== juniper ==
==> flow/design.v (excerpt) <==
module fc_head #(
    parameter DATA_WIDTH = 16,
    parameter NUM_INPUTS = 1024,
    parameter NUM_OUTPUTS = 4
)(
    input clk,
    input rst,
    input [DATA_WIDTH-1:0] myinput,
    input [DATA_WIDTH*NUM_OUTPUTS-1:0] myweights,
    input myinputValid,
    output [DATA_WIDTH*NUM_OUTPUTS-1:0] softmax_out,
    output softmax_valid,
    output [7:0] led_control,
    output [DATA_WIDTH*NUM_OUTPUTS-1:0] logits
);
    reg [$clog2(NUM_INPUTS)-1:0] input_count;
    reg [DATA_WIDTH-1:0] input_d;
    reg input_valid_d, input_last_d;
    reg [DATA_WIDTH*NUM_OUTPUTS-1:0] weights;
    always @(posedge clk) begin
        input_d <= myinput;
        weights <= myweights;
        if (rst) begin
            input_count <= 0;
            input_valid_d <= 0;
            input_last_d <= 0;
        end else begin
            input_valid_d <= myinputValid;
            input_last_d <= myinputValid && (input_count == NUM_INPUTS-1);
            if (myinputValid)
                input_count <= input_count + 1;
        end
    end
    wire [NUM_OUTPUTS-1:0] neuron_valid;
    localparam [DATA_WIDTH*NUM_OUTPUTS-1:0] BIASES = {16'h003C, 16'h0001, 16'hFFD1, 16'h0006};
    genvar i;
    generate
        for (i = 0; i < NUM_OUTPUTS; i = i + 1) begin : output_layer
            neuron #(
                .DATA_WIDTH(DATA_WIDTH),
                .BIAS(BIASES[(i+1)*DATA_WIDTH-1 -: DATA_WIDTH])
            ) neuron_output (
                .clk(clk),
                .rst(rst),
                .data_in(input_d),
                .weight_in(weights[(i+1)*DATA_WIDTH-1 -: DATA_WIDTH]),
                .data_in_valid(input_valid_d),
                .data_in_last(input_last_d),
  ...
Size in the first run: ~8,100 cells after synthesis, ~630 flip-flops, ~220 I/O pins.
make LEC_CHECK=0 CAP_MARGIN=20 CORE_MARGIN=2 CORE_UTILIZATION=68 CTS_CLUSTER_SIZE=37 MAX_ROUTING_LAYER=met4 SETUP_SLACK_MARGIN=-0.32 SLEW_MARGIN=35 finish   # period 4.96 ns
run.sh (not shown) runs the stock make flow with config.mk's settings and CLKGATE_MAP_FILE=.
5_1_grt: juniper exited with error
### juniper -> yarrow
Settings: removing MAX_ROUTING_LAYER (formerly met4); changing CTS_CLUSTER_SIZE from 37 to 35; changing SETUP_SLACK_MARGIN from -0.32 to 0.86; changing SLEW_MARGIN from 35 to 20; changing CORE_UTILIZATION from 68 to 72; changing the clock period (ns, I/O delays scaled along) from 4.96 to 6.97.
[summary]
- The flow completed for yarrow, but it is not clean: the layout still shows antenna rules.
- Cmp yarrow and juniper / die footprint / lower: yarrow
- Summary: with juniper as the reference, total CTS buffers in yarrow moved up by a few percent.
- yarrow ended with less final RePlAce weighted congestion than juniper.
- Between yarrow and juniper, the horizontal die dimension is lower for yarrow.
- [compare] base=juniper new=yarrow: area after synthesis has remained practically unchanged; number of cell instances after yosys synthesis has remained practically unchanged.

* * *

Starting RTL as in the previous note.
Settings: LEC_CHECK=0, CAP_MARGIN=15, CORE_MARGIN=2, CORE_UTILIZATION=70, CTS_CLUSTER_DIAMETER=28, CTS_CLUSTER_SIZE=32, MAX_ROUTING_LAYER=met4, SETUP_SLACK_MARGIN=1.77, SLEW_MARGIN=20; clock period 6.56 ns.
The first run stopped in global routing (GRT-0232).
Edit:
- CAP_MARGIN: 15 -> 20
- CORE_UTILIZATION: 70 -> 40
- CTS_CLUSTER_DIAMETER: 28 -> not set
- CTS_CLUSTER_SIZE: 32 -> not set
- MAX_ROUTING_LAYER: met4 -> not set
- SETUP_SLACK_MARGIN: 1.77 -> 1.36
- clock period: 6.56 -> 7.63 ns (I/O delays scaled with it)
With this change the flow produced a clean layout.
Die size rose by 74%.
Synthesized cell count is unchanged.
Synthesized area is unchanged.
Edit:
- CORE_UTILIZATION: 40 -> 72
- CTS_CLUSTER_DIAMETER: not set -> 282
- CTS_CLUSTER_SIZE: not set -> 93
- PLACE_DENSITY: not set -> 0.43
- SETUP_SLACK_MARGIN: 1.36 -> 1.26
- clock period: 7.63 -> 4.24 ns (I/O delays scaled with it)
Effect: The new run did not get past global routing. Die size goes down by well over a third. Synthesized cell count is unchanged. Synthesized area does not change.
Edit:
- CAP_MARGIN: 20 -> 15
- CTS_CLUSTER_DIAMETER: 282 -> not set
- CTS_CLUSTER_SIZE: 93 -> not set
- HOLD_SLACK_MARGIN: not set -> -0.09
- MAX_ROUTING_LAYER: not set -> met4
- PLACE_DENSITY: 0.43 -> not set
- SETUP_SLACK_MARGIN: 1.26 -> not set
- clock period: 4.24 -> 6.36 ns (I/O delays scaled with it)
The new run completed, yet does not pass: setup timing. Synthesized cell count does not change. Die area is unchanged. Synthesized area stays the same.
